--- flow/run.sh ---
#!/bin/bash
# the make line also repeats each setting of config.mk as NAME=value (left out here)
make -C /OpenROAD-flow-scripts/flow DESIGN_CONFIG=/design/flow/config.mk WORK_HOME=/design/flow/orfs CLKGATE_MAP_FILE= finish
--- flow/config.mk ---
export PLATFORM = sky130hd
export DESIGN_NAME = riscv_forwarding_pipeline
export DESIGN_NICKNAME = riscv_forwarding_pipeline
export VERILOG_FILES = /design/flow/design.v
export SDC_FILE = /design/flow/constraint.sdc
export NUM_CORES = 4
export LEC_CHECK = 0
export CAP_MARGIN = 20
export CORE_MARGIN = 2
export CORE_UTILIZATION = 40
export SLEW_MARGIN = 20
--- flow/constraint.sdc ---
create_clock -name core_clock -period 6.2 [get_ports {clk}]
set_input_delay 1.2400 -clock core_clock [delete_from_list [all_inputs] [get_ports {clk}]]
set_output_delay 1.2400 -clock core_clock [all_outputs]
set_load 0.01 [all_outputs]
--- flow/design.v ---
localparam[3:0] ALUOP_AND = 4'b0000;
localparam[3:0] ALUOP_OR = 4'b0001;
localparam[3:0] ALUOP_ADD = 4'b0010;
localparam[3:0] ALUOP_SUB = 4'b0011;
localparam[3:0] ALUOP_LT = 4'b0111;
localparam[3:0] ALUOP_XOR = 4'b1101;
`timescale 1 ns / 1 ps 
module alu(op1, op2, alu_op, result);
    input [31:0] op1, op2;
    input [3:0] alu_op;
    output [31:0] result;
localparam[3:0] ALUOP_AND = 4'b0000;
localparam[3:0] ALUOP_OR = 4'b0001;
localparam[3:0] ALUOP_ADD = 4'b0010;
localparam[3:0] ALUOP_SUB = 4'b0011;
localparam[3:0] ALUOP_LT = 4'b0111;
localparam[3:0] ALUOP_XOR = 4'b1101;
    logic [31:0] math;
    always_comb begin
        math = op1 + op2;
        case (alu_op)
            ALUOP_AND: 
                math = op1 & op2;
            ALUOP_OR: 
                math = op1 | op2;
            ALUOP_SUB: 
                math = op1 - op2;
            ALUOP_LT: 
                math = $signed(op1) < $signed(op2);
            ALUOP_XOR: 
                math = op1 ^ op2;
            default: 
                math = op1 + op2;
        endcase
    end
    assign result = math;
endmodule
`timescale 1 ns / 1 ps 
module regfile(clk, regAddrA, regAddrB, regAddrWrite, regWriteData, regWrite, regReadDataA, regReadDataB);
    input clk, regWrite;
    input [4:0] regAddrA, regAddrB, regAddrWrite;
    input [31:0] regWriteData;
    output logic [31:0] regReadDataA, regReadDataB;
    localparam regZero = 5'b00000;
    logic [31:0] register[31:0];
    always_ff@(posedge clk) begin
        regReadDataA <= (regAddrA == regZero) ? 32'h0 : register[regAddrA];
        regReadDataB <= (regAddrB == regZero) ? 32'h0 : register[regAddrB];
        if(regWrite && !(regAddrWrite == regZero)) begin
            register[regAddrWrite] <= regWriteData;
            if (regAddrA == regAddrWrite)
                regReadDataA <= regWriteData;
            if (regAddrB == regAddrWrite)
                regReadDataB <= regWriteData;
        end
    end
endmodule
`timescale 1 ns / 1 ps 
module riscv_forwarding_pipeline #(parameter INITIAL_PC = 32'h00400000)
(clk, rst, instruction, dReadData, PC, iMemRead, dAddress, dWriteData, MemRead, MemWrite);
    input wire logic clk, rst;
    input wire logic [31:0] instruction, dReadData;
    output logic iMemRead, MemRead, MemWrite;
    output logic [31:0] PC, dAddress, dWriteData;
localparam[3:0] ALUOP_AND = 4'b0000;
localparam[3:0] ALUOP_OR = 4'b0001;
localparam[3:0] ALUOP_ADD = 4'b0010;
localparam[3:0] ALUOP_SUB = 4'b0011;
localparam[3:0] ALUOP_LT = 4'b0111;
localparam[3:0] ALUOP_XOR = 4'b1101;
    localparam [31:0] PC_INIT = 32'h00400000;
    localparam [19:0] IMM_ONES = 20'hfffff;
    localparam [19:0] IMM_ZEROS = 20'h00000;
    localparam ZERO_HI = 1'b1;
    localparam ZERO_LOW = 1'b0;
    localparam LOAD_PC_HIGH = 1'b1;
    localparam [6:0] BRANCH_OPCODE = 7'b1100011;
    localparam [6:0] R_TYPE_OPCODE = 7'b0110011;
    localparam [6:0] LOAD_OPCODE = 7'b0000011;
    localparam [6:0] IMM_OPCODE = 7'b0010011;
    localparam [6:0] STORE_OPCODE = 7'b0100011;
    localparam[3:0] FUNC3_AND = 3'b111;
    localparam[3:0] FUNC3_OR = 3'b110;
    localparam[3:0] FUNC3_ADD = 3'b000;
    localparam[3:0] FUNC3_LT = 3'b010;
    localparam[3:0] FUNC3_XOR = 3'b100;
    localparam[6:0] FUNC7_SUB = 7'b0100000;
    localparam[6:0] FUNC7_ADD = 7'b0000000;
    localparam[31:0] NOP_INSTRUCTION = 32'h00000013;
    localparam [4:0] REG_ZERO = 5'b00000;
    logic [31:0] if_PC;
    logic [31:0] id_PC;
    logic [6:0] id_opCode, id_func7;
    logic [2:0] id_func3;
    logic [31:0] id_s_imm_data, id_i_imm_data, id_imm_data, id_branch_offset;
    logic [3:0] id_ALUCtrl;
    logic id_s_type, id_branch, id_ALUSrc, id_MemWrite, id_MemRead, id_RegWrite, id_MemtoReg;
    logic [4:0] id_regWriteAddr, id_rs1, id_rs2;
    logic [31:0] ex_PC, ex_imm_data, ex_op2, ex_op1, ex_op2_forwarding, ex_result;
    logic [3:0] ex_ALUCtrl;
    logic [31:0] ex_regReadDataA, ex_regReadDataB, ex_branch_target, ex_branch_offset;
    logic ex_Zero, ex_branch, ex_ALUSrc, ex_MemWrite, ex_MemRead, ex_RegWrite, ex_MemtoReg;
    logic [4:0] ex_regWriteAddr, ex_rs1, ex_rs2;
    logic [31:0] mem_PC, mem_result;
    logic mem_PCSrc, mem_MemWrite, mem_MemRead;
    logic [31:0] mem_branch_target, mem_regReadDataB, mem_dWriteData, mem_dAddress, mem_op2_forwarding;
    logic mem_Zero, mem_branch, mem_RegWrite, mem_MemtoReg;    
    logic [4:0] mem_regWriteAddr;
    logic [31:0] wb_PC;
    logic wb_MemtoReg, wb_RegWrite, wb_Zero, wb_branch;
    logic [31:0] wb_regWriteData, wb_result;
    logic [4:0] wb_regWriteAddr;
    logic load_use_hazard, branch_mem_taken, branch_wb_taken;
    always_ff@(posedge clk) begin
        if (rst)
            if_PC <= INITIAL_PC;
        else if (load_use_hazard)
            if_PC <= if_PC;
        else if (mem_PCSrc)
            if_PC <= mem_branch_target; 
        else
            if_PC <= if_PC + 4;  
    end
    always_ff@(posedge clk) begin
        if(rst)
            id_PC <= PC_INIT;
        else if (load_use_hazard)
            id_PC <= id_PC;
        else
            id_PC <= if_PC;
    end 
    assign iMemRead = !load_use_hazard;
    assign id_opCode = instruction[6:0];
    assign id_func3 = instruction[14:12];
    assign id_func7 = instruction[31:25];    
    assign id_rs1 = instruction[19:15];
    assign id_rs2 = instruction[24:20];
    assign id_MemRead = (id_opCode == LOAD_OPCODE);
    assign id_MemWrite = (id_opCode == STORE_OPCODE);
    assign id_branch = (id_opCode == BRANCH_OPCODE);
    assign id_MemtoReg = (id_opCode == LOAD_OPCODE);
    assign id_RegWrite = ((id_opCode == R_TYPE_OPCODE) || (id_opCode == LOAD_OPCODE) || (id_opCode == IMM_OPCODE));
    assign id_ALUSrc = ((id_opCode == R_TYPE_OPCODE) || (id_opCode == BRANCH_OPCODE))?1'b0:1'b1;
    always_comb begin
        case (id_func3)
                FUNC3_AND: begin
                    id_ALUCtrl = ALUOP_AND;
            end FUNC3_OR: begin
                    id_ALUCtrl = ALUOP_OR;
            end FUNC3_ADD: begin 
                    if ((id_func7 == FUNC7_SUB) && (id_opCode == R_TYPE_OPCODE))
                        id_ALUCtrl = ALUOP_SUB;
                    else 
                        id_ALUCtrl = ALUOP_ADD;
            end FUNC3_LT: begin
                    id_ALUCtrl = ALUOP_LT;
            end FUNC3_XOR: begin
                    id_ALUCtrl = ALUOP_XOR;
            end default: begin
                    id_ALUCtrl = ALUOP_ADD;
            end
        endcase
        if (id_opCode == BRANCH_OPCODE)
          id_ALUCtrl = ALUOP_SUB;
        if ((id_opCode == LOAD_OPCODE) || (id_opCode == STORE_OPCODE))
          id_ALUCtrl = ALUOP_ADD;    
        id_regWriteAddr = instruction[11:7];   
    end
    assign id_i_imm_data[11:0] = instruction[31:20];
    assign id_i_imm_data[31:12] = id_i_imm_data[11]?IMM_ONES:IMM_ZEROS;
    assign id_s_imm_data[4:0] = instruction[11:7];
    assign id_s_imm_data[11:5] = instruction[31:25];
    assign id_s_imm_data[31:12] = id_s_imm_data[11]?IMM_ONES:IMM_ZEROS;
    assign id_s_type = (instruction[7:0] == STORE_OPCODE)?1'b1:1'b0;
    assign id_imm_data = id_s_type?id_s_imm_data:id_i_imm_data;
    assign id_branch_offset[0] = ZERO_LOW;
    assign id_branch_offset[4:1] = instruction[11:8];
    assign id_branch_offset[10:5] = instruction[30:25];
    assign id_branch_offset[11] = instruction[7]; 
    assign id_branch_offset[12] = instruction[31];
    assign id_branch_offset[31:13] = id_branch_offset[12]?19'b1111111111111111111:19'b0000000000000000000;
    regfile my_regfile(.clk(clk), .regAddrA(instruction[19:15]), .regAddrB(instruction[24:20]), .regAddrWrite(wb_regWriteAddr),
                        .regWriteData(wb_regWriteData), .regWrite(wb_RegWrite), .regReadDataA(ex_regReadDataA), .regReadDataB(ex_regReadDataB));
    always_ff@(posedge clk) begin
        if (rst || load_use_hazard || branch_mem_taken || branch_wb_taken) begin 
            ex_PC <= PC_INIT; 
            ex_ALUSrc <= 1'b0;
            ex_RegWrite <= 0;
            ex_MemtoReg <= 0;
            ex_ALUCtrl <= ALUOP_ADD;
            ex_MemRead <= 0;
            ex_MemWrite <= 0;
            ex_branch <= 0;
            ex_branch_offset <= 0;
            ex_regWriteAddr <= 0;
            ex_imm_data <= 0;
            ex_rs1 <= 0;
            ex_rs2 <= 0;
        end
        else begin
            ex_PC <= id_PC;
            ex_ALUCtrl <= id_ALUCtrl;
            ex_imm_data <= id_imm_data;
            ex_ALUSrc <= id_ALUSrc;
            ex_MemWrite <= id_MemWrite;
            ex_MemRead <= id_MemRead;
            ex_RegWrite <= id_RegWrite;
            ex_MemtoReg <= id_MemtoReg;
            ex_regWriteAddr <= id_regWriteAddr;
            ex_branch_offset <= id_branch_offset;
            ex_branch <= id_branch;
            ex_rs1 <= id_rs1;
            ex_rs2 <= id_rs2;
        end
    end
    always_comb begin
        ex_op1 = ex_regReadDataA;
        ex_op2_forwarding = ex_regReadDataB;
        ex_op2 = ex_op2_forwarding;
        if(!(ex_rs1 == REG_ZERO)) begin
            if ((mem_regWriteAddr == ex_rs1) && mem_RegWrite)
                ex_op1 = mem_result;
            else if ((wb_regWriteAddr == ex_rs1) && wb_RegWrite)
                ex_op1 = wb_regWriteData;   
        end
        if(!(ex_rs2 == REG_ZERO)) begin
            if ((mem_regWriteAddr == ex_rs2) && mem_RegWrite)
                ex_op2_forwarding = mem_result;
            else if ((wb_regWriteAddr == ex_rs2) && wb_RegWrite)
                ex_op2_forwarding = wb_regWriteData;  
        end
        if(ex_ALUSrc)
            ex_op2 = ex_imm_data;
        else 
            ex_op2 = ex_op2_forwarding;
    end
    alu my_alu(.op1(ex_op1), .op2(ex_op2), .alu_op(ex_ALUCtrl), .result(ex_result));
    assign ex_Zero = ex_result?1'b0:1'b1;
    assign ex_branch_target = ex_PC + $signed(ex_branch_offset);
    always_ff@(posedge clk) begin
        if (rst || branch_mem_taken || branch_wb_taken) begin
            mem_PC <= PC_INIT;
            mem_result <= 0;
            mem_Zero <= 0;
            mem_branch <= 0;
            mem_branch_target <= 0;
            mem_MemWrite <= 0;
            mem_MemRead <= 0;
            mem_MemtoReg <= 0;
            mem_RegWrite <= 0;
            mem_regWriteAddr <= 0;
            mem_regReadDataB <= 0;
        end
        else begin 
            mem_PC <= ex_PC;
            mem_result <= ex_result;
            mem_Zero <= ex_Zero;
            mem_branch <= ex_branch;
            mem_branch_target <= ex_branch_target;
            mem_MemWrite <= ex_MemWrite;
            mem_MemRead <= ex_MemRead;
            mem_MemtoReg <= ex_MemtoReg;
            mem_RegWrite <= ex_RegWrite;
            mem_regWriteAddr <= ex_regWriteAddr;
            mem_regReadDataB <= ex_regReadDataB;
            mem_op2_forwarding <= ex_op2_forwarding;
        end
    end
    assign mem_PCSrc = (mem_Zero && mem_branch);
    assign branch_mem_taken = (mem_Zero && mem_branch);
    assign mem_dWriteData = mem_op2_forwarding;
    assign mem_dAddress = mem_result;
    assign MemRead = mem_MemRead;
    assign MemWrite = mem_MemWrite;
    always_ff@(posedge clk) begin
        if(rst || branch_wb_taken) begin
            wb_PC <= PC_INIT;
            wb_result <= 0;
            wb_MemtoReg <= 0;
            wb_RegWrite <= 0;
            wb_regWriteAddr <= 0;
            wb_Zero <= 0;
            wb_branch <= 0;
        end
        else begin
            wb_PC <= mem_PC;
            wb_result <= mem_result;
            wb_MemtoReg <= mem_MemtoReg;
            wb_RegWrite <= mem_RegWrite;
            wb_regWriteAddr <= mem_regWriteAddr;
            wb_Zero <= mem_Zero;
            wb_branch <= mem_branch;
        end
    end
    assign wb_regWriteData = wb_MemtoReg?dReadData:wb_result;
    assign branch_wb_taken = (wb_Zero && wb_branch);
    assign PC = if_PC;  
    assign dWriteData = mem_dWriteData;  
    assign dAddress = mem_dAddress;
    assign load_use_hazard = (ex_MemRead && ((ex_regWriteAddr == id_rs1) || (ex_regWriteAddr == id_rs2)) && !(mem_Zero && mem_branch));
endmodule
==> results of run 1 <==
==> per-layer routing <==
metal  up-vias  global-route usage
met5         -                   0
met2      2459              0.4277
met1     24590              0.3454
met3       484             0.05225
li1      20860                   -
met4         2             0.09718
==> final cells by class <==
type | count | area (um2) | share of cell area
clock inverters | 80 | 797.0 | 0.01023
well taps | 2204 | 2758 | 0.03540
inverters | 158 | 593.1 | 0.007612
repair buffers | 408 | 3809 | 0.04889
flip-flops and latches | 1368 | 37960 | 0.4872
diodes | 5 | 12.51 | 0.0001606
clock buffers | 192 | 4055 | 0.05205
multi-input cells | 3397 | 27930 | 0.3585
==> metrics by stage <==
step	hold slack, ps	power, mW	std cells	utilization	setup WS, ps
2_1_floorplan	410.7	12.59	5297	-	1365
3_3_place_gp	427.9	14.01	7528	0.4354	147.0
3_5_place_dp	430.1	14.03	7533	0.4361	104.9
4_1_cts	439.9	22.85	7805	0.4650	548.6
5_1_grt	441.8	23.51	7809	0.4653	76.39
6_report	438.5	22.80	7812	0.4654	371.8
==> results.yml, run 1 <==
# flow metrics
setup_path:
  path_buffers: 2
  crit_path_cell_trace: "xor2_1, nor4_1, nand3_1, nor2b_2, buf_12, a21oi_1, o22a_1, ha_1, buf_4, nor2b_1, o21ai_0, a211oi_1, nor2_1, a211oi_1, a21oi_1, a211o_1, o21ai_0, and2_1, o2111ai_1, nor4_2"
  r2r_slack_ps: 370
  worstPathArrival_ps: 6540
  cp.required_ps: 6910
  critPathMaxStageDelay_ps: 600
  path_depth: 20
  path_class: "register to register"
  crit_path_start: "wb_regWriteAddr[0]$_SDFF_PP0_"
  r2r_end: "mem_Zero$_SDFF_PP0_"
  cp_top_family: "AND-OR/OR-AND gates"
  reg2reg_depth: 20
  cp_max_fo: 24
  cp_slowest_cell: "dfxtp_1"
  worstSetupStartpointType: "register"
  crit_end: "mem_Zero$_SDFF_PP0_"
  cp-end-kind: "register"
  crit-reg2reg-launch: "wb_regWriteAddr[0]$_SDFF_PP0_"
final_timing:
  hold_viol: 0
  period_minus_slack_ps: 5828
  post-route-period-util: 0.9400
  slew_viol_final: 0
  rsz0062_at_grt: "false"
  max_freq_ghz: 0.1716
  setup-tns-final_ps: 0
  worst_pin_slew_ps: 1205
  finClkSkew_ps: 31.68
  max_slew_margin: 0.1883
  setup_violations: 0
routing:
  maxUsedRoutingLayer: "met5"
  wl_met1_um: 91380
  wirelength_um: 230800
  vias: 48400
  antenna_left: 0
  wl_met2_um: 108900
  wl_per_cell_um: 29.54
  drt_first_pass_iters: 6
  wl_met3_um: 21420
  drc: 0
  drt-initial-drc-count: 5412
  via_per_inst: 6.195
yosys:
  mux_area_frac: 0.1730
  ys_area_mm2: 0.06749
  top_area_frac: 0.4699
  aoi_share: 0.1301
  synth_top_cell_by_area: "edfxtp_1"
  async_flop_share: 0
  ys_cells: 5266
  simple_gate_share: 0.06641
  xor_share: 0.01324
  ys_ff: 1368
  synth-edff-count: 1056
  top_logic_kind: "multiplexers"
  ys_types: 91
  most_common_cell: "edfxtp_1"
  yosys_warnings: 3
  ys_sh_adder: 0.02444
  top_cells_by_count: "edfxtp_1, mux2i_1, nor2_1"
  synthCells: 5266
  syn_area_mm2: 0.06749
  synth_seq_share: 0.5624
  synth.avg_cell_area_um2: 12.82
  synthFlopType: "edfxtp_1"
  top_cells_by_area: "edfxtp_1, dfxtp_1, mux4_2"
grt:
  antenna_found_initial: 11
  grt_max_degree: 103
  grt_pass1_wl_um: 331400
  grt-ovfl-total: 0
  grtUsageTotal: 0.2620
  grt_pass1_vias: 47440
cts:
  root_buffer: "clkbuf_16"
  clk_pin_slew_worst_paths_ps: 60
  postCtsSetupBuffers: 0
  cts_made_buffers: 148
  cts_resized: 0
  cts_tree: "yes"
  clkSinkCount: 1368
  hold_buffers: 0
  clock_latency_ps: 810
  cts.htree.levels: 4
  cts_buffer_depth: 3
power:
  pg_clk_mw: 8.88
  netSwitchingFraction: 0.2730
  p_int_mw: 16.57
  p_clk_frac: 0.389
  p_leak_nw: 27.84
  ir_drop_mv: 0.2983
  p_per_area_mw_per_mm2: 292.6
  power.group.top: "sequential cells"
  powerComb_mw: 3.49
  p_switching_mw: 6.224
  seq_power_mw: 10.4
  pwr-share-comb: 0.153
  p_seq_frac: 0.457
floorplan:
  core_area_mm2: 0.1674
  initCoreUtil: 0.4031
  fp.dieArea_mm2: 0.1720
  pin_count: 165
  fp.dieH_um: 414.8
  die_w_um: 414.8
  fp-row-count: 150
min_path:
  worstHoldStart: "mem_branch_target[2]$_SDFF_PP0_"
  whs_endpoint: "if_PC[2]$_SDFFE_PP0N_"
  hold_depth: 2
  hold_class: "register to register"
placed_design:
  gp_congestion: 0.9459
  port_buffers: 164
  dpl-instance-area_mm2: 0.07300
  post-dp-hpwl_um: 143500
job:
  warnings: 94
  timing.max_cap.violations: 0
finish:
  fill_cells: 14950
  design_area_mm2: 0.07791
  fin_nets: 5677
  area_growth_pct: 15.44
status:
  status: "complete, no violations"
==> run 2: changes to the inputs <==
CORE_UTILIZATION = 70   (was 40)
CTS_CLUSTER_SIZE = 35   (was default)
clock period = 4.54 ns   (was 6.2 ns; I/O delays follow)
==> results.yml, run 2 <==
# flow metrics
status:
  status: "failed layout checks"
  so.violations: "negative setup slack"
setup_path:
  cp_top_family: "AND-OR/OR-AND gates"
  worstPathArrival_ps: 5820
  crit_path_start: "ex_rs2[3]$_SDFF_PP0_"
  r2r_slack_ps: -590
  critPathMaxStageDelay_ps: 380
  r2r_end: "mem_Zero$_SDFF_PP0_"
  cp.required_ps: 5240
  path_class: "register to register"
  crit-reg2reg-launch: "ex_rs2[3]$_SDFF_PP0_"
  crit_path_cell_trace: "xor2_1, nor4_2, nand3_1, or2_4, clkbuf_16, nor2_1, a21oi_1, o21ai_2, mux2i_4, ha_4, nor2_2, a221o_2, buf_4, a221oi_4, a21oi_4, a211oi_4, o311ai_4, a31oi_4, buf_4, nand3b_1, a22oi_2, nand3b_1, nor4_2"
  reg2reg_depth: 23
  crit_end: "mem_Zero$_SDFF_PP0_"
  cp-end-kind: "register"
  worstSetupStartpointType: "register"
  path_buffers: 3
  cp_slowest_cell: "a221o_2"
  cp_max_fo: 5
  path_depth: 23
yosys:
  syn_area_mm2: 0.06749
  xor_share: 0.01324
  synth-edff-count: 1056
  ys_cells: 5266
  top_area_frac: 0.4699
  top_cells_by_area: "edfxtp_1, dfxtp_1, mux4_2"
  ys_types: 91
  ys_ff: 1368
  ys_area_mm2: 0.06749
  most_common_cell: "edfxtp_1"
  mux_area_frac: 0.1730
  synth.avg_cell_area_um2: 12.82
  synth_seq_share: 0.5624
  aoi_share: 0.1301
  synthCells: 5266
  synthFlopType: "edfxtp_1"
  ys_sh_adder: 0.02444
  simple_gate_share: 0.06641
  yosys_warnings: 3
  top_logic_kind: "multiplexers"
  top_cells_by_count: "edfxtp_1, mux2i_1, nor2_1"
  synth_top_cell_by_area: "edfxtp_1"
  async_flop_share: 0
final_timing:
  period_minus_slack_ps: 5129
  rsz0062_at_grt: "true"
  max_freq_ghz: 0.1950
  finalWorstSetupSlack_ps: -588.8
  slew_viol_final: 0
  setup-tns-final_ps: -4488
  max_slew_margin: 0.2194
  setup_violations: 18
  worst_pin_slew_ps: 1171
  finClkSkew_ps: 69.72
  hold_viol: 0
  post-route-period-util: 1.130
grt:
  grt-ovfl-total: 0
  grt_max_degree: 130
  grt_pass1_vias: 54000
  antenna_found_initial: 12
  grt_pass1_wl_um: 345200
  grtUsageTotal: 0.4787
power:
  p_seq_frac: 0.450
  pg_clk_mw: 11.2
  ir_drop_mv: 0.4882
  netSwitchingFraction: 0.2807
  powerComb_mw: 6.22
  seq_power_mw: 14.2
  pwr-share-comb: 0.196
  power.group.top: "sequential cells"
  p_per_area_mw_per_mm2: 392.2
  p_int_mw: 22.77
  p_switching_mw: 8.884
  p_leak_nw: 29.88
  p_clk_frac: 0.354
floorplan:
  die_w_um: 314.5
  initCoreUtil: 0.7082
  fp.dieArea_mm2: 0.09891
  core_area_mm2: 0.09529
  fp.dieH_um: 314.5
  fp-row-count: 113
  pin_count: 165
routing:
  drt_first_pass_iters: 11
  via_per_inst: 7.548
  drt-initial-drc-count: 9681
  wl_per_cell_um: 33.17
  wirelength_um: 241100
  vias: 54850
  antenna_left: 0
  drc: 0
min_path:
  hold_depth: 2
  whs_endpoint: "if_PC[0]$_SDFFE_PP0P_"
  worstHoldStart: "mem_branch_target[0]$_SDFF_PP0_"
  hold_class: "register to register"
finish:
  fill_cells: 4673
  area_growth_pct: 19.60
  comb_area_mm2: 0.02890
  fin_nets: 6079
  regArea_mm2: 0.03796
placed_design:
  dp_slack_ps: -1047
  gp_congestion: 0.9774
  post-dp-hpwl_um: 142300
  port_buffers: 164
cts:
  cts.htree.levels: 4
  cts_made_buffers: 139
  clk_pin_slew_worst_paths_ps: 70
  clock_latency_ps: 800
  cts_buffer_depth: 3
  cts_tree: "yes"
  hold_buffers: 0
  root_buffer: "clkbuf_16"
  clkSinkCount: 1368
job:
  warnings: 99
  timing.max_cap.violations: 0
## run 2: metrics by stage
step           cells  hold slack [ps]  total power [mW]  area [um2]  utilization
6_report        7267            427.4             31.65       80720       0.8470
5_1_grt         7259            449.9             32.31       80700       0.8468
4_1_cts         7227            435.9             31.03       79710       0.8365
3_5_place_dp    6961            428.5             19.88       74840       0.7854
3_3_place_gp    6961            420.2             19.78       74840       0.7854
2_1_floorplan   5297            410.7             17.21       67660            -
## run 2: cell type report
class	instances	share of cell area
Sequential cell	1368	0.4703
Clock buffer	173	0.04568
Clock inverter	75	0.008402
Tap cell	1265	0.01961
Inverter	158	0.007348
Antenna cell	12	0.0003720
Multi-Input combinational cell	3397	0.3580
Timing Repair Buffer	819	0.09022
## run 2: timing repair
| action | CTS | global route |
|---|---|---|
| gates resized | 94 | 165 |
| gates cloned | 0 | 4 |
| endpoints found under the setup margin | 21 | 23 |
| pin swaps | 35 | 62 |
| buffers inserted | 18 | 26 |
## run 2: layer usage
metal | share of wire | GRT usage | routed length (um) | vias up
met4 | 0.078 | 0.2946 | 18860 | 6
met1 | 0.31 | 0.5883 | 75880 | 25950
li1 | - | - | - | 21660
met5 | 0.00075 | 0.005319 | 180 | -
met3 | 0.17 | 0.1816 | 40280 | 1575
met2 | 0.44 | 0.7203 | 105900 | 5665
==> run 3: changes to the inputs <==
ABC_AREA = 1   (was default)
CELL_PAD_IN_SITES_DETAIL_PLACEMENT = 2   (was default)
CELL_PAD_IN_SITES_GLOBAL_PLACEMENT = 2   (was default)
CORE_UTILIZATION = 21   (was 70)
CTS_CLUSTER_SIZE = default   (was 35)
MIN_ROUTING_LAYER = met2   (was default)
PLACE_DENSITY_LB_ADDON = 0.15   (was default)
SETUP_SLACK_MARGIN = -0.64   (was default)
SLEW_MARGIN = 10   (was 20)
clock period = 9.43 ns   (was 4.54 ns; I/O delays follow)
==> results.yml, run 3 <==
# flow metrics
status:
  status: "complete, no violations"
placed_design:
  dp_slack_ps: 2059
  post-dp-hpwl_um: 246900
  dp.cells: 12600
  gp_congestion: 0.9324
  dpl-instance-area_mm2: 0.07843
  port_buffers: 164
routing:
  wirelength_um: 398400
  drc: 0
  drt_first_pass_iters: 10
  via_per_inst: 6.725
  antenna_left: 0
  drt-initial-drc-count: 13350
  wl_per_cell_um: 30.67
  vias: 87380
final_timing:
  worst_pin_slew_ps: 1185
  hold_viol: 0
  finClkSkew_ps: 53.86
  post-route-period-util: 0.7001
  max_slew_margin: 0.2102
  rsz0062_at_grt: "false"
  max_freq_ghz: 0.1515
  fin_hold_ws_ps: 411.3
  finalWorstSetupSlack_ps: 2828
  setup_violations: 0
  slew_viol_final: 0
  period_minus_slack_ps: 6602
  setup-tns-final_ps: 0
power:
  netSwitchingFraction: 0.3243
  ir_drop_mv: 0.1216
  seq_power_mw: 6.84
  p_leak_nw: 31.33
  p_seq_frac: 0.409
  pg_clk_mw: 7.02
  p_clk_frac: 0.420
  p_per_area_mw_per_mm2: 198.2
  p_switching_mw: 5.426
  p_int_mw: 11.30
  powerComb_mw: 2.87
  power.group.top: "the clock network"
  pwr-share-comb: 0.172
setup_path:
  path_depth: 28
  r2r_slack_ps: 3150
  crit-reg2reg-launch: "wb_regWriteAddr[3]$_SDFF_PP0_"
  cp_slowest_cell: "clkdlybuf4s50_1"
  worstPathArrival_ps: 7450
  cp_max_fo: 34
  cp_top_family: "simple AND/OR/NAND/NOR gates"
  path_buffers: 6
  r2r_end: "mem_Zero$_SDFF_PP0_"
  crit_path_start: "dReadData[0]"
  cp.required_ps: 10280
  reg2reg_depth: 26
  cp_common_cell: "nand2_1"
  critPathMaxStageDelay_ps: 470
  worstSetupStartpointType: "input port"
  crit_end: "mem_Zero$_SDFF_PP0_"
  path_class: "input port to register"
  cp-end-kind: "register"
grt:
  grt_pass1_wl_um: 551600
  antenna_found_initial: 0
  grt-ovfl-total: 0
  grt_max_degree: 180
  grt_pass1_vias: 101100
  grtUsageTotal: 0.3370
yosys:
  ys_cells: 8244
  ys_sh_adder: 0.02303
  ys_area_mm2: 0.07160
  mux_area_frac: 0.0001573
  async_flop_share: 0
  ys_ff: 1368
  top_logic_kind: "simple AND/OR/NAND/NOR gates"
  synth.avg_cell_area_um2: 8.685
  synthFlopType: "edfxtp_1"
  top_cells_by_area: "edfxtp_1, dfxtp_1, nand2_1"
  synth_top_cell_by_area: "edfxtp_1"
  top_area_frac: 0.4429
  aoi_share: 0.1744
  xor_share: 0.005015
  synth_seq_share: 0.5301
  simple_gate_share: 0.1829
  syn_area_mm2: 0.07160
  synth-edff-count: 1056
  synthCells: 8244
  yosys_warnings: 3
  ys_types: 66
  top_cells_by_count: "nand2_1, edfxtp_1, inv_1"
  most_common_cell: "nand2_1"
job:
  warnings: 104
  timing.max_cap.violations: 0
floorplan:
  core_area_mm2: 0.3395
  pin_count: 165
  initCoreUtil: 0.2109
  fp.dieH_um: 587.9
  fp.dieArea_mm2: 0.3456
  die_w_um: 587.9
  fp-row-count: 214
min_path:
  hold_depth: 2
  hold_class: "register to register"
  whs_endpoint: "mem_branch_target[0]$_SDFF_PP0_"
  worstHoldStart: "ex_PC[0]$_SDFF_PP0_"
finish:
  area_growth_pct: 17.87
  design_area_mm2: 0.08439
  fill_cells: 38470
  regArea_mm2: 0.03796
  comb_area_mm2: 0.02806
  final-instance-count-excl-fill: 12990
  fin_nets: 8448
cts:
  hold_buffers: 0
  cts_resized: 0
  postCtsSetupBuffers: 0
  cts_made_buffers: 182
  cts_tree: "yes"
  cts_buffer_depth: 4
  clock_latency_ps: 930
  cts.htree.levels: 4
  clk_pin_slew_worst_paths_ps: 70
  clkSinkCount: 1368
  root_buffer: "clkbuf_16"
## run 3: metrics by stage
stage	utilization	power [mW]
floorplan	-	8.307
global placement	0.2309	9.623
detailed placement	0.2310	9.649
global route	0.2480	17.24
CTS	0.2475	16.56
finish	0.2486	16.73
## run 3: area by class of cell
cell class,count,area share
sequential,1368,0.4498
clock inverter,78,0.007917
multi-input combinational,5409,0.3325
antenna,74,0.002194
timing repair buffer,348,0.03973
inverter,943,0.04225
clock buffer,237,0.05835
tap,4536,0.06725
## run 3: layer usage
metal,share of wire,track usage,wire length (um),vias to the layer above
li1,-,-,-,28560
met1,0,-,0,28570
met2,0.49,0.3840,194300,27800
met3,0.44,0.4627,174500,2310
met4,0.060,0.06073,24080,142
met5,0.014,0.1695,5554,-
==> run 4: changes to the inputs <==
ABC_AREA = default   (was 1)
CELL_PAD_IN_SITES_DETAIL_PLACEMENT = default   (was 2)
CELL_PAD_IN_SITES_GLOBAL_PLACEMENT = default   (was 2)
CORE_UTILIZATION = 72   (was 21)
CTS_CLUSTER_SIZE = 35   (was default)
MIN_ROUTING_LAYER = default   (was met2)
PLACE_DENSITY = 0.7   (was default)
PLACE_DENSITY_LB_ADDON = default   (was 0.15)
SETUP_SLACK_MARGIN = 1.19   (was -0.64)
SLEW_MARGIN = 20   (was 10)
clock period = 4.54 ns   (was 9.43 ns; I/O delays follow)
==> results.yml, run 4 <==
# flow metrics
routing:
  antenna_left: 0
  drt_first_pass_iters: 10
  drt-initial-drc-count: 10570
  wl_per_cell_um: 35.12
  wirelength_um: 253800
  via_per_inst: 7.782
  vias: 56240
  drc: 0
grt:
  met1_usage: 0.6117
  antenna_found_initial: 16
  grtUsageTotal: 0.5061
  grt_pass1_wl_um: 351700
  use_met3: 0.2138
  grtUsageMet2: 0.7467
  grt-ovfl-total: 0
  grt_pass1_vias: 54830
  grt.busiest_layer: "met2"
  grt_max_degree: 130
job:
  timing.max_cap.violations: 0
  warnings: 104
yosys:
  ys_sh_adder: 0.02444
  simple_gate_share: 0.06641
  ys_area_mm2: 0.06749
  top_logic_kind: "multiplexers"
  synth_seq_share: 0.5624
  top_cells_by_count: "edfxtp_1, mux2i_1, nor2_1"
  synthCells: 5266
  async_flop_share: 0
  mux_area_frac: 0.1730
  ys_types: 91
  synth-edff-count: 1056
  xor_share: 0.01324
  synth.avg_cell_area_um2: 12.82
  syn_area_mm2: 0.06749
  aoi_share: 0.1301
  yosys_warnings: 3
  ys_cells: 5266
  most_common_cell: "edfxtp_1"
  top_area_frac: 0.4699
  top_cells_by_area: "edfxtp_1, dfxtp_1, mux4_2"
  synthFlopType: "edfxtp_1"
  ys_ff: 1368
  synth_top_cell_by_area: "edfxtp_1"
min_path:
  hold_depth: 2
  hold_class: "register to register"
  whs_endpoint: "if_PC[0]$_SDFFE_PP0P_"
  worstHoldStart: "mem_branch_target[0]$_SDFF_PP0_"
finish:
  fin_nets: 6048
  area_growth_pct: 19.34
cts:
  hold_buffers: 0
  clock_latency_ps: 790
  cts_made_buffers: 137
  clkSinkCount: 1368
  cts.htree.levels: 4
  cts_tree: "yes"
  clk_pin_slew_worst_paths_ps: 60
  root_buffer: "clkbuf_16"
  cts_buffer_depth: 3
final_timing:
  max_slew_margin: 0.2264
  post-route-period-util: 1.063
  finClkSkew_ps: 34.12
  worst_pin_slew_ps: 1160
  fin_hold_ws_ps: 439.8
  slew_viol_final: 0
  finalWorstSetupSlack_ps: -286.4
  rsz0062_at_grt: "true"
  period_minus_slack_ps: 4826
  max_freq_ghz: 0.2072
  hold_viol: 0
  setup_violations: 8
placed_design:
  port_buffers: 164
  post-dp-hpwl_um: 140500
  gp_congestion: 0.9980
  dp_slack_ps: -732.2
power:
  p_seq_frac: 0.443
  ir_drop_mv: 0.3848
  power.group.top: "sequential cells"
  pwr-share-comb: 0.192
  p_clk_frac: 0.365
  p_leak_nw: 29.77
  p_switching_mw: 8.969
  netSwitchingFraction: 0.2790
  p_per_area_mw_per_mm2: 399.1
  pg_clk_mw: 11.7
  seq_power_mw: 14.2
  powerComb_mw: 6.17
  p_int_mw: 23.18
setup_path:
  critPathMaxStageDelay_ps: 360
  worstPathArrival_ps: 5510
  r2r_slack_ps: -290
  crit_path_cell_trace: "xor2_1, nor4_1, and3_1, buf_4, buf_6, a21oi_1, nor2_1, a21oi_1, o21a_1, buf_4, buf_4, fa_2, o21ba_4, nand3b_1, nand3b_1, o22ai_4, buf_4, a211oi_4, a21oi_2, a211o_1, o21ai_2, and2_1, o2111ai_2, nor4_2"
  cp-end-kind: "register"
  path_class: "register to register"
  worstSetupStartpointType: "register"
  path_buffers: 5
  cp_slowest_cell: "fa_2"
  cp_common_cell: "buf_4"
  r2r_end: "mem_Zero$_SDFF_PP0_"
  crit-reg2reg-launch: "ex_rs2[2]$_SDFF_PP0_"
  path_depth: 24
  cp_top_family: "AND-OR/OR-AND gates"
  cp.required_ps: 5220
  cp_max_fo: 10
  reg2reg_depth: 24
  crit_end: "mem_Zero$_SDFF_PP0_"
  crit_path_start: "ex_rs2[2]$_SDFF_PP0_"
floorplan:
  die_w_um: 310.2
  fp.dieH_um: 310.2
  core_area_mm2: 0.09305
  fp.dieArea_mm2: 0.09620
  fp-row-count: 112
  initCoreUtil: 0.7253
  pin_count: 165
status:
  status: "failed layout checks"
  so.violations: "negative setup slack"
-- run 4: timing repair --
| action | CTS | global route |
|---|---|---|
| gates resized | 131 | 96 |
| pin swaps | 47 | 43 |
| cloned | 0 | 0 |
| endpoints found under the setup margin | 38 | 54 |
| buffers inserted | 18 | 19 |
-- run 4: per-stage QoR --
step	power (mW)	area (um2)	instances	setup TNS (ps)	util
3_5_place_dp	19.85	74720	6928	-7191	0.8030
3_3_place_gp	19.74	74720	6928	-5714	0.8030
4_1_cts	31.45	79910	7197	-1231	0.8588
2_1_floorplan	17.24	67730	5297	0	-
6_report	32.15	80540	7227	-1247	0.8656
5_1_grt	32.68	80530	7220	-3406	0.8654
-- run 4: per-layer routing --
metal / routed length (um) / vias up / part of all wire
met4: 22890 / 24 / 0.090
met2: 108700 / 6418 / 0.43
met3: 45850 / 1993 / 0.18
met1: 76080 / 26230 / 0.30
met5: 327 / - / 0.0013
li1: - / 21580 / -
-- run 4: area by class of cell --
cell class	instances	area [um2]
well taps	1254	1569
multi-input cells	3397	28860
inverters	158	593.1
flip-flops and latches	1368	37970
clock buffers	178	3696
clock inverters	73	842.1
diodes	9	22.52
fillers	4255	12510
repair buffers	790	6987
==> run 5: changes to the inputs <==
CELL_PAD_IN_SITES_GLOBAL_PLACEMENT = 1   (was default)
CORE_UTILIZATION = 40   (was 72)
CTS_CLUSTER_SIZE = default   (was 35)
PLACE_DENSITY = default   (was 0.7)
SETUP_SLACK_MARGIN = default   (was 1.19)
clock period = 6.84 ns   (was 4.54 ns; I/O delays follow)
==> results.yml, run 5 <==
# flow metrics
yosys:
  ys_cells: 5266
  mux_area_frac: 0.1730
  ys_area_mm2: 0.06749
  synthCells: 5266
  ys_ff: 1368
  synth_seq_share: 0.5624
  simple_gate_share: 0.06641
  syn_area_mm2: 0.06749
  synth_top_cell_by_area: "edfxtp_1"
  yosys_warnings: 3
  top_cells_by_count: "edfxtp_1, mux2i_1, nor2_1"
  async_flop_share: 0
  top_cells_by_area: "edfxtp_1, dfxtp_1, mux4_2"
  synthFlopType: "edfxtp_1"
  most_common_cell: "edfxtp_1"
  top_area_frac: 0.4699
  ys_types: 91
  synth-edff-count: 1056
  aoi_share: 0.1301
  xor_share: 0.01324
  top_logic_kind: "multiplexers"
  synth.avg_cell_area_um2: 12.82
  ys_sh_adder: 0.02444
setup_path:
  critPathMaxStageDelay_ps: 660
  crit-reg2reg-launch: "wb_regWriteAddr[2]$_SDFF_PP0_"
  cp_top_family: "simple AND/OR/NAND/NOR gates"
  worstSetupStartpointType: "register"
  path_depth: 21
  cp_common_cell: "a21oi_1"
  cp_slowest_cell: "or2_2"
  cp-end-kind: "register"
  worstPathArrival_ps: 6860
  crit_end: "mem_Zero$_SDFF_PP0_"
  cp_max_fo: 32
  cp.required_ps: 7580
  crit_path_cell_trace: "buf_4, xor2_1, nor4_1, nand3_1, or2_2, nor2_1, a21oi_1, o21ai_0, mux2i_1, ha_1, nor2b_1, o31a_1, o31ai_1, nand2_1, a211o_1, a21oi_1, mux2_2, a221oi_1, and4_1, nand4b_1, nor4_2"
  path_class: "register to register"
  reg2reg_depth: 21
  crit_path_start: "wb_regWriteAddr[2]$_SDFF_PP0_"
  r2r_end: "mem_Zero$_SDFF_PP0_"
  path_buffers: 1
  r2r_slack_ps: 720
final_timing:
  post-route-period-util: 0.8947
  rsz0062_at_grt: "false"
  hold_viol: 0
  worst_pin_slew_ps: 1210
  period_minus_slack_ps: 6120
  finalWorstSetupSlack_ps: 720.5
  max_freq_ghz: 0.1634
  setup-tns-final_ps: 0
  slew_viol_final: 0
  finClkSkew_ps: 30.68
  fin_hold_ws_ps: 435.4
  setup_violations: 0
  max_slew_margin: 0.1849
power:
  pwr-share-comb: 0.150
  ir_drop_mv: 0.2618
  p_switching_mw: 5.645
  p_int_mw: 15.30
  powerComb_mw: 3.13
  p_seq_frac: 0.451
  power.group.top: "sequential cells"
  p_clk_frac: 0.399
  finalPower_mw: 20.95
  p_per_area_mw_per_mm2: 269.8
  netSwitchingFraction: 0.2695
  pg_clk_mw: 8.37
  p_leak_nw: 27.69
  seq_power_mw: 9.45
grt:
  grt.busiest_layer: "met2"
  antenna_found_initial: 10
  use_met3: 0.05363
  grt_max_degree: 97
  grt_pass1_vias: 46350
  met1_usage: 0.3824
  grtUsageMet2: 0.4413
  grt-ovfl-total: 0
  grtUsageTotal: 0.2777
  grt_pass1_wl_um: 344200
routing:
  antenna_left: 0
  drc: 0
  wl_per_cell_um: 31.37
  drt_first_pass_iters: 5
  via_per_inst: 6.152
  wirelength_um: 243500
  vias: 47750
  drt-initial-drc-count: 5012
status:
  status: "complete, no violations"
floorplan:
  initCoreUtil: 0.4031
  fp.dieArea_mm2: 0.1720
  core_area_mm2: 0.1674
  fp-row-count: 150
  die_w_um: 414.8
  pin_count: 165
  fp.dieH_um: 414.8
job:
  warnings: 93
  timing.max_cap.violations: 0
cts:
  clock_latency_ps: 830
  cts_tree: "yes"
  clk_pin_slew_worst_paths_ps: 60
  cts_made_buffers: 155
  cts.htree.levels: 4
  clkSinkCount: 1368
  cts_buffer_depth: 3
  root_buffer: "clkbuf_16"
  hold_buffers: 0
  postCtsSetupBuffers: 0
  cts_resized: 0
placed_design:
  post-dp-hpwl_um: 148100
  dp_slack_ps: 485.0
  port_buffers: 164
  dp.cells: 7482
  gp_congestion: 0.9155
finish:
  fill_cells: 14970
  final-instance-count-excl-fill: 7762
  fin_nets: 5635
  area_growth_pct: 15.02
min_path:
  whs_endpoint: "if_PC[2]$_SDFFE_PP0N_"
  hold_depth: 2
  hold_class: "register to register"
  worstHoldStart: "mem_branch_target[2]$_SDFF_PP0_"
## run 5: through the flow
stage | area [um2] | util
6_report | 77620 | 0.4637
5_1_grt | 77620 | 0.4637
4_1_cts | 77550 | 0.4632
3_5_place_dp | 72540 | 0.4333
3_3_place_gp | 72450 | 0.4328
2_1_floorplan | 67600 | -
## run 5: layout make-up
cell class / instances / area (um2) / area share
diodes: 1 / 2.502 / 0.00003224
clock buffers: 198 / 4219 / 0.05435
clock inverters: 77 / 794.5 / 0.01024
inverters: 158 / 593.1 / 0.007640
multi-input cells: 3397 / 27960 / 0.3602
flip-flops and latches: 1368 / 37960 / 0.4890
well taps: 2204 / 2758 / 0.03553
repair buffers: 359 / 3341 / 0.04304
## run 5: per-layer routing
metal,share of wire,vias to the layer above
li1,-,20760
met3,0.075,378
met4,0.031,0
met1,0.43,24660
met5,0,-
met2,0.46,1951
==> run 6: changes to the inputs <==
CELL_PAD_IN_SITES_GLOBAL_PLACEMENT = default   (was 1)
clock period = 6.54 ns   (was 6.84 ns; I/O delays follow)
==> results.yml, run 6 <==
# flow metrics
yosys:
  synth_top_cell_by_area: "edfxtp_1"
  synthCells: 5266
  synth-edff-count: 1056
  syn_area_mm2: 0.06749
  aoi_share: 0.1301
  ys_sh_adder: 0.02444
  top_cells_by_count: "edfxtp_1, mux2i_1, nor2_1"
  synthFlopType: "edfxtp_1"
  top_area_frac: 0.4699
  ys_ff: 1368
  ys_area_mm2: 0.06749
  mux_area_frac: 0.1730
  ys_types: 91
  synth_seq_share: 0.5624
  async_flop_share: 0
  simple_gate_share: 0.06641
  ys_cells: 5266
  most_common_cell: "edfxtp_1"
  synth.avg_cell_area_um2: 12.82
  top_logic_kind: "multiplexers"
  top_cells_by_area: "edfxtp_1, dfxtp_1, mux4_2"
  yosys_warnings: 3
  xor_share: 0.01324
finish:
  fill_cells: 14830
  final-instance-count-excl-fill: 7770
  design_area_mm2: 0.07764
  fin_nets: 5634
  regArea_mm2: 0.03796
  comb_area_mm2: 0.02793
  area_growth_pct: 15.04
cts:
  cts_made_buffers: 148
  cts.htree.levels: 4
  cts_buffer_depth: 3
  root_buffer: "clkbuf_16"
  clk_pin_slew_worst_paths_ps: 70
  hold_buffers: 0
  clkSinkCount: 1368
  cts_resized: 0
  clock_latency_ps: 800
  postCtsSetupBuffers: 0
  cts_tree: "yes"
routing:
  drt-initial-drc-count: 5482
  drc: 0
  drt_first_pass_iters: 6
  antenna_left: 0
  wl_per_cell_um: 29.64
  wirelength_um: 230300
  via_per_inst: 6.208
  vias: 48240
placed_design:
  post-dp-hpwl_um: 140500
  dp.cells: 7485
  port_buffers: 164
  gp_congestion: 0.9478
  dpl-instance-area_mm2: 0.07256
grt:
  grt.busiest_layer: "met2"
  grt_pass1_vias: 47040
  grtUsageMet2: 0.4168
  antenna_found_initial: 14
  use_met3: 0.05854
  grtUsageTotal: 0.2608
  grt-ovfl-total: 0
  grt_max_degree: 99
  met1_usage: 0.3407
  grt_pass1_wl_um: 329900
power:
  power.group.top: "sequential cells"
  pg_clk_mw: 8.58
  p_per_area_mw_per_mm2: 279.8
  netSwitchingFraction: 0.2676
  pwr-share-comb: 0.150
  powerComb_mw: 3.27
  ir_drop_mv: 0.2769
  p_seq_frac: 0.455
  seq_power_mw: 9.88
  p_leak_nw: 27.66
  p_int_mw: 15.91
  p_clk_frac: 0.395
  p_switching_mw: 5.813
final_timing:
  slew_viol_final: 0
  max_freq_ghz: 0.1715
  worst_pin_slew_ps: 1211
  rsz0062_at_grt: "false"
  max_slew_margin: 0.1843
  finClkSkew_ps: 30.79
  setup-tns-final_ps: 0
  period_minus_slack_ps: 5830
  setup_violations: 0
  hold_viol: 0
  post-route-period-util: 0.8914
min_path:
  hold_class: "register to register"
  hold_depth: 2
  worstHoldStart: "mem_branch_target[2]$_SDFF_PP0_"
  whs_endpoint: "if_PC[2]$_SDFFE_PP0N_"
floorplan:
  initCoreUtil: 0.4031
  fp-row-count: 150
  pin_count: 165
  fp.dieH_um: 414.8
  core_area_mm2: 0.1674
  die_w_um: 414.8
  fp.dieArea_mm2: 0.1720
setup_path:
  path_buffers: 4
  path_depth: 24
  crit-reg2reg-launch: "wb_regWriteAddr[2]$_SDFF_PP0_"
  crit_path_start: "wb_regWriteAddr[2]$_SDFF_PP0_"
  reg2reg_depth: 24
  r2r_end: "mem_Zero$_SDFF_PP0_"
  cp.required_ps: 7250
  cp_slowest_cell: "a211oi_1"
  r2r_slack_ps: 710
  cp_top_family: "AND-OR/OR-AND gates"
  worstSetupStartpointType: "register"
  cp_max_fo: 23
  worstPathArrival_ps: 6540
  path_class: "register to register"
  crit_path_cell_trace: "buf_4, xor2_1, nor4_1, nand3_1, or2_2, buf_12, nor2_1, a21oi_1, o21ai_0, o21ai_0, buf_4, ha_1, buf_4, nor2b_1, o21ai_0, a211oi_1, nor2_1, a211oi_1, a21oi_1, a211o_1, o21ai_0, and2_1, o2111ai_1, nor4_2"
  critPathMaxStageDelay_ps: 580
  cp_common_cell: "o21ai_0"
  crit_end: "mem_Zero$_SDFF_PP0_"
  cp-end-kind: "register"
status:
  status: "complete, no violations"
job:
  timing.max_cap.violations: 0
  warnings: 91
## run 6: layout make-up
type / instances / share of cell area
clock inverter: 76 / 0.01138
inverter: 158 / 0.007639
sequential: 1368 / 0.4889
clock buffer: 194 / 0.05189
tap: 2204 / 0.03552
multi-input combinational: 3397 / 0.3597
timing repair buffer: 365 / 0.04474
antenna: 8 / 0.0002578
## run 6: metrics by stage
step                worst slack, ps  hold WS (ps)  power (mW)  utilization
floorplan                      1705         410.7       11.94            -
global placement              488.9         421.8       13.22       0.4331
detailed placement            424.1         431.7       13.24       0.4334
CTS                           843.5         439.7       21.76       0.4628
global route                  331.9         456.9       22.40       0.4637
finish                        710.3         438.4       21.73       0.4638
## run 6: per-layer routing
layer / up-vias / wire [um]
met1: 24450 / 92600
met3: 567 / 20370
li1: 20740 / -
met2: 2475 / 107000
met5: - / 61
met4: 8 / 10290
==> run 7: changes to the inputs <==
CORE_UTILIZATION = 66   (was 40)
clock period = 4.21 ns   (was 6.54 ns; I/O delays follow)
==> results.yml, run 7 <==
# flow metrics
setup_path:
  path_depth: 23
  critPathMaxStageDelay_ps: 390
  cp-end-kind: "register"
  worstPathArrival_ps: 5660
  worstSetupStartpointType: "register"
  crit-reg2reg-launch: "ex_rs2[3]$_SDFF_PP0_"
  crit_path_start: "ex_rs2[3]$_SDFF_PP0_"
  path_buffers: 3
  reg2reg_depth: 23
  crit_path_cell_trace: "xor2_1, nor4_1, nand3_1, or2_4, buf_12, nor2_4, a21oi_1, o21ai_1, mux2i_1, buf_4, ha_4, buf_4, nor2b_1, or3_4, a221oi_4, a21oi_4, a211oi_4, o311ai_4, a31oi_2, nand3b_1, a22oi_2, nand3b_1, nor4_2"
  r2r_end: "mem_Zero$_SDFF_PP0_"
  crit_end: "mem_Zero$_SDFF_PP0_"
  cp_slowest_cell: "a221oi_4"
  r2r_slack_ps: -780
  path_class: "register to register"
  cp_max_fo: 8
  cp.required_ps: 4880
  cp_top_family: "AND-OR/OR-AND gates"
yosys:
  synth_top_cell_by_area: "edfxtp_1"
  ys_ff: 1368
  top_cells_by_area: "edfxtp_1, dfxtp_1, mux4_2"
  syn_area_mm2: 0.06749
  ys_area_mm2: 0.06749
  simple_gate_share: 0.06641
  aoi_share: 0.1301
  ys_types: 91
  top_area_frac: 0.4699
  xor_share: 0.01324
  top_logic_kind: "multiplexers"
  ys_sh_adder: 0.02444
  synth-edff-count: 1056
  async_flop_share: 0
  synthCells: 5266
  most_common_cell: "edfxtp_1"
  mux_area_frac: 0.1730
  top_cells_by_count: "edfxtp_1, mux2i_1, nor2_1"
  ys_cells: 5266
  synthFlopType: "edfxtp_1"
  synth_seq_share: 0.5624
  synth.avg_cell_area_um2: 12.82
  yosys_warnings: 3
final_timing:
  setup_violations: 24
  hold_viol: 0
  worst_pin_slew_ps: 1177
  setup-tns-final_ps: -8835
  finalWorstSetupSlack_ps: -779.0
  finClkSkew_ps: 53.05
  slew_viol_final: 0
  period_minus_slack_ps: 4989
  rsz0062_at_grt: "true"
  max_slew_margin: 0.2150
  fin_hold_ws_ps: 434.6
  max_freq_ghz: 0.2004
  post-route-period-util: 1.185
cts:
  cts_made_buffers: 137
  clock_latency_ps: 780
  cts_tree: "yes"
  cts.htree.levels: 4
  clkSinkCount: 1368
  root_buffer: "clkbuf_16"
  clk_pin_slew_worst_paths_ps: 70
  cts_buffer_depth: 3
  hold_buffers: 0
job:
  timing.max_cap.violations: 0
  warnings: 100
power:
  netSwitchingFraction: 0.2726
  ir_drop_mv: 0.5262
  pg_clk_mw: 12.0
  finalPower_mw: 34.03
  p_leak_nw: 29.97
  pwr-share-comb: 0.195
  p_seq_frac: 0.451
  power.group.top: "sequential cells"
  p_per_area_mw_per_mm2: 420.3
  p_clk_frac: 0.354
  powerComb_mw: 6.63
  seq_power_mw: 15.4
  p_int_mw: 24.76
  p_switching_mw: 9.276
routing:
  wirelength_um: 228700
  drt_first_pass_iters: 6
  vias: 52330
  drc: 0
  via_per_inst: 7.097
  drt-initial-drc-count: 7237
  wl_per_cell_um: 31.02
  antenna_left: 0
min_path:
  whs_endpoint: "ex_PC[22]$_SDFF_PP1_"
  hold_class: "register to register"
  worstHoldStart: "id_PC[22]$_SDFFE_PP1N_"
  hold_depth: 1
status:
  status: "failed layout checks"
  so.violations: "negative setup slack"
floorplan:
  fp.dieH_um: 323.8
  pin_count: 165
  fp-row-count: 117
  core_area_mm2: 0.1016
  fp.dieArea_mm2: 0.1048
  initCoreUtil: 0.6643
  die_w_um: 323.8
grt:
  grt_pass1_vias: 51190
  grt_max_degree: 131
  grt.busiest_layer: "met2"
  met1_usage: 0.5560
  use_met3: 0.1269
  antenna_found_initial: 6
  grt_pass1_wl_um: 330000
  grtUsageMet2: 0.6620
  grtUsageTotal: 0.4339
  grt-ovfl-total: 0
finish:
  area_growth_pct: 19.97
  fill_cells: 5965
  final-instance-count-excl-fill: 7374
  comb_area_mm2: 0.02890
  fin_nets: 6093
  regArea_mm2: 0.03797
placed_design:
  gp_congestion: 1.007
  port_buffers: 164
  dp.cells: 7076
  post-dp-hpwl_um: 139600
run 7: metal layers:
layer | share of wire | wire length, um
met4 | 0.066 | 15140
met3 | 0.14 | 31190
met5 | 0.00035 | 79
met2 | 0.45 | 102700
met1 | 0.35 | 79590
run 7: per-stage QoR:
stage | util | worst slack, ps | area (um2)
final | 0.7970 | -779.0 | 80970
after global routing | 0.7969 | -991.1 | 80960
after CTS | 0.7921 | -704.0 | 80480
after detailed placement | 0.7399 | -1054 | 75170
after global placement | 0.7399 | -1046 | 75170
after floorplan | - | -253.0 | 67700
run 7: layout make-up:
cell class,instances,area share
Multi-Input combinational cell,3397,0.3569
Inverter,158,0.007356
Sequential cell,1368,0.4689
Antenna cell,1,0.00003091
Clock inverter,67,0.008345
Timing Repair Buffer,835,0.09179
Tap cell,1368,0.02114
Clock buffer,180,0.04549
run 7: repair_timing:
item | 4_1_cts | 5_1_grt
endpoints found under the setup margin | 24 | 28
resized | 154 | 104
buffers inserted | 45 | 21
pin swaps | 43 | 62
cloned | 0 | 0
==> run 8: changes to the inputs <==
CAP_MARGIN = 5   (was 20)
CORE_ASPECT_RATIO = 1.22   (was default)
CORE_MARGIN = 3   (was 2)
CORE_UTILIZATION = 19   (was 66)
CTS_CLUSTER_DIAMETER = 203   (was default)
GPL_ROUTABILITY_DRIVEN = 1   (was default)
GPL_TIMING_DRIVEN = 1   (was default)
HOLD_SLACK_MARGIN = 0.3   (was default)
MAX_ROUTING_LAYER = met5   (was default)
MIN_ROUTING_LAYER = met2   (was default)
PLACE_DENSITY_LB_ADDON = 0.28   (was default)
TNS_END_PERCENT = 70   (was default)
clock period = 9.77 ns   (was 4.21 ns; I/O delays follow)
==> results.yml, run 8 <==
# flow metrics
status:
  status: "complete, no violations"
yosys:
  syn_area_mm2: 0.06749
  synth_seq_share: 0.5624
  ys_sh_adder: 0.02444
  ys_cells: 5266
  xor_share: 0.01324
  synth-edff-count: 1056
  simple_gate_share: 0.06641
  top_area_frac: 0.4699
  top_cells_by_area: "edfxtp_1, dfxtp_1, mux4_2"
  synthFlopType: "edfxtp_1"
  most_common_cell: "edfxtp_1"
  async_flop_share: 0
  top_logic_kind: "multiplexers"
  synth.avg_cell_area_um2: 12.82
  ys_area_mm2: 0.06749
  ys_ff: 1368
  synthCells: 5266
  synth_top_cell_by_area: "edfxtp_1"
  yosys_warnings: 3
  ys_types: 91
  mux_area_frac: 0.1730
  top_cells_by_count: "edfxtp_1, mux2i_1, nor2_1"
  aoi_share: 0.1301
power:
  p_per_area_mw_per_mm2: 184.6
  p_int_mw: 10.47
  pg_clk_mw: 5.81
  pwr-share-comb: 0.158
  p_switching_mw: 4.310
  seq_power_mw: 6.63
  p_seq_frac: 0.448
  power.group.top: "sequential cells"
  p_leak_nw: 27.20
  finalPower_mw: 14.78
  p_clk_frac: 0.394
  ir_drop_mv: 0.1097
  netSwitchingFraction: 0.2917
  powerComb_mw: 2.34
setup_path:
  crit_path_start: "mem_regWriteAddr[2]$_SDFF_PP0_"
  critPathMaxStageDelay_ps: 900
  cp_slowest_cell: "or2_2"
  worstPathArrival_ps: 8020
  reg2reg_depth: 21
  cp-end-kind: "register"
  path_depth: 21
  crit_path_cell_trace: "xor2_1, nor4_1, and3_1, buf_4, or2_2, nor2_1, a21oi_1, o21ai_0, o21ai_0, ha_1, nor2_1, o21ai_0, a211oi_1, nor2_1, a211oi_1, a21oi_1, a211o_1, o21ai_0, and2_1, o2111ai_1, nor4_2"
  path_buffers: 1
  worstSetupStartpointType: "register"
  crit_end: "mem_Zero$_SDFF_PP0_"
  path_class: "register to register"
  crit-reg2reg-launch: "mem_regWriteAddr[2]$_SDFF_PP0_"
  cp_max_fo: 34
  r2r_end: "mem_Zero$_SDFF_PP0_"
  r2r_slack_ps: 2490
  cp.required_ps: 10510
  cp_top_family: "AND-OR/OR-AND gates"
  cp_common_cell: "o21ai_0"
floorplan:
  fp.dieArea_mm2: 0.3624
  die_w_um: 545.6
  initCoreUtil: 0.1910
  fp.dieH_um: 664.3
  fp-row-count: 241
  core_area_mm2: 0.3534
  pin_count: 165
cts:
  cts_resized: 0
  cts.htree.levels: 4
  clock_latency_ps: 840
  cts_made_buffers: 155
  root_buffer: "clkbuf_16"
  hold_buffers: 0
  cts_buffer_depth: 4
  clkSinkCount: 1368
  postCtsSetupBuffers: 0
  clk_pin_slew_worst_paths_ps: 70
  cts_tree: "yes"
finish:
  area_growth_pct: 18.63
  post-route-util: 0.2265
  fill_cells: 37480
  fin_nets: 5573
  design_area_mm2: 0.08006
final_timing:
  post-route-period-util: 0.7452
  finalWorstSetupSlack_ps: 2489
  max_freq_ghz: 0.1374
  max_slew_margin: 0.2092
  setup-tns-final_ps: 0
  hold_viol: 0
  setup_violations: 0
  rsz0062_at_grt: "false"
  slew_viol_final: 0
  period_minus_slack_ps: 7281
  worst_pin_slew_ps: 1186
  finClkSkew_ps: 45.20
grt:
  grtUsageTotal: 0.2187
  antenna_found_initial: 2
  grt_max_degree: 109
  grt_pass1_wl_um: 382200
  grt-ovfl-total: 0
  grt_pass1_vias: 70480
job:
  timing.max_cap.violations: 0
  warnings: 100
min_path:
  hold_class: "register to register"
  whs_endpoint: "ex_PC[13]$_SDFF_PP0_"
  worstHoldStart: "id_PC[13]$_SDFFE_PP0N_"
  hold_depth: 1
routing:
  drc: 0
  via_per_inst: 6.231
  wl_per_cell_um: 26.72
  vias: 63990
  drt-initial-drc-count: 12910
  drt_first_pass_iters: 27
  wirelength_um: 274400
  antenna_left: 0
placed_design:
  dpl-instance-area_mm2: 0.07517
  dp_slack_ps: 2501
  post-dp-hpwl_um: 159700
  gp_congestion: 0.9205
  port_buffers: 164
-- run 8: layout make-up --
cell class,instances,area (um2),share of cell area
clock buffer,187,4134,0.05163
inverter,158,593.1,0.007408
clock inverter,82,640.6,0.008001
antenna,43,107.6,0.001344
tap,4738,5928,0.07404
sequential,1368,37960,0.4741
timing repair buffer,297,2731,0.03412
multi-input combinational,3397,27970,0.3494
-- run 8: layer usage --
| metal | wire length [um] | global-route usage | up-vias |
|---|---|---|---|
| li1 | - | - | 20550 |
| met1 | 0 | - | 20920 |
| met2 | 137400 | 0.2719 | 20040 |
| met3 | 109700 | 0.2744 | 2395 |
| met4 | 24350 | 0.04111 | 90 |
| met5 | 2983 | 0.08472 | - |
-- run 8: stage by stage --
step	std cells	hold slack, ps
after floorplan	5297	410.7
after global routing	10240	450.6
after CTS	10230	413.1
after global placement	9955	423.0
after detailed placement	9956	428.2
final	10270	423.5
==> run 9: changes to the inputs <==
ABC_AREA = 1   (was default)
MAX_ROUTING_LAYER = met4   (was met5)
MIN_ROUTING_LAYER = met1   (was met2)
==> results.yml, run 9 <==
# flow metrics
final_timing:
  fin_hold_ws_ps: 410.6
  worst_pin_slew_ps: 1166
  post-route-period-util: 0.7057
  period_minus_slack_ps: 6895
  rsz0062_at_grt: "false"
  slew_viol_final: 0
  max_freq_ghz: 0.1450
  finClkSkew_ps: 82.45
  setup_violations: 0
  setup-tns-final_ps: 0
  finalWorstSetupSlack_ps: 2875
  hold_viol: 0
  max_slew_margin: 0.2226
status:
  status: "complete, no violations"
routing:
  antenna_left: 0
  via_per_inst: 4.661
  drt_first_pass_iters: 6
  vias: 61850
  drc: 0
  wl_per_cell_um: 23.03
  wirelength_um: 305600
  drt-initial-drc-count: 6209
grt:
  grtUsageMet2: 0.2628
  grt_max_degree: 170
  grt_pass1_wl_um: 431800
  grtUsageTotal: 0.1564
  antenna_found_initial: 20
  grt-ovfl-total: 0
  use_met3: 0.01750
  grt.busiest_layer: "met2"
  met1_usage: 0.1940
  grt_pass1_vias: 58950
power:
  pwr-share-comb: 0.159
  powerComb_mw: 2.30
  seq_power_mw: 6.57
  pg_clk_mw: 5.58
  power.group.top: "sequential cells"
  finalPower_mw: 14.46
  p_clk_frac: 0.386
  p_seq_frac: 0.455
  netSwitchingFraction: 0.2926
  p_leak_nw: 30.35
  p_int_mw: 10.23
  ir_drop_mv: 0.1149
  p_switching_mw: 4.230
  p_per_area_mw_per_mm2: 174.0
yosys:
  ys_ff: 1368
  synth_top_cell_by_area: "edfxtp_1"
  syn_area_mm2: 0.07160
  ys_sh_adder: 0.02303
  synth-edff-count: 1056
  async_flop_share: 0
  synthFlopType: "edfxtp_1"
  ys_area_mm2: 0.07160
  top_cells_by_count: "nand2_1, edfxtp_1, inv_1"
  top_cells_by_area: "edfxtp_1, dfxtp_1, nand2_1"
  most_common_cell: "nand2_1"
  synth.avg_cell_area_um2: 8.685
  ys_cells: 8244
  mux_area_frac: 0.0001573
  xor_share: 0.005015
  simple_gate_share: 0.1829
  top_area_frac: 0.4429
  ys_types: 66
  top_logic_kind: "simple AND/OR/NAND/NOR gates"
  synth_seq_share: 0.5301
  aoi_share: 0.1744
  yosys_warnings: 3
  synthCells: 8244
placed_design:
  dpl-instance-area_mm2: 0.07851
  post-dp-hpwl_um: 181900
  dp_slack_ps: 2643
  port_buffers: 164
  dp.cells: 13010
  gp_congestion: 0.9776
setup_path:
  reg2reg_depth: 29
  crit_path_start: "instruction[20]"
  cp.required_ps: 7820
  r2r_slack_ps: 4160
  cp_top_family: "buffers and inverters"
  cp_slowest_cell: "clkdlybuf4s50_1"
  worstSetupStartpointType: "input port"
  cp_max_fo: 97
  crit-reg2reg-launch: "wb_regWriteAddr[3]$_SDFF_PP0_"
  critPathMaxStageDelay_ps: 680
  cp-end-kind: "primary output"
  path_depth: 10
  crit_path_cell_trace: "buf_8, inv_8, o22ai_1, a211oi_1, nand2_1, o22ai_2, nand2_2, nor2_4, inv_2, clkdlybuf4s50_1"
  r2r_end: "mem_Zero$_SDFF_PP0_"
  path_buffers: 4
  crit_end: "iMemRead"
  worstPathArrival_ps: 4940
  path_class: "input port to primary output"
cts:
  cts_tree: "yes"
  clk_pin_slew_worst_paths_ps: 60
  cts_resized: 0
  cts_buffer_depth: 4
  clock_latency_ps: 880
  postCtsSetupBuffers: 0
  root_buffer: "clkbuf_16"
  cts.htree.levels: 4
  clkSinkCount: 1368
  hold_buffers: 0
  cts_made_buffers: 148
finish:
  fill_cells: 41030
  fin_nets: 8359
  post-route-util: 0.2219
  design_area_mm2: 0.08309
  area_growth_pct: 16.05
  final-instance-count-excl-fill: 13270
floorplan:
  core_area_mm2: 0.3745
  fp.dieH_um: 684.0
  fp.dieArea_mm2: 0.3843
  initCoreUtil: 0.1912
  fp-row-count: 248
  pin_count: 165
  die_w_um: 561.8
job:
  timing.max_cap.violations: 0
  warnings: 100
min_path:
  whs_endpoint: "mem_MemWrite$_SDFF_PP0_"
  hold_depth: 2
  hold_class: "register to register"
  worstHoldStart: "ex_MemWrite$_SDFF_PP0_"
run 9: per-layer routing:
layer,up-vias,share of wire
met4,0,0.037
met5,-,0
met3,538,0.062
met1,30430,0.42
met2,2473,0.49
li1,28420,-
run 9: cell type report:
| cell class | instances | area (um2) | area share |
|---|---|---|---|
| timing repair buffer | 293 | 2685 | 0.03232 |
| antenna | 11 | 27.53 | 0.0003313 |
| sequential | 1368 | 37960 | 0.4568 |
| tap | 5000 | 6256 | 0.07529 |
| inverter | 943 | 3563 | 0.04289 |
| clock buffer | 177 | 3930 | 0.04730 |
| clock inverter | 69 | 620.6 | 0.007469 |
| multi-input combinational | 5409 | 28050 | 0.3376 |
Power is estimated from default activity; no workload was simulated.
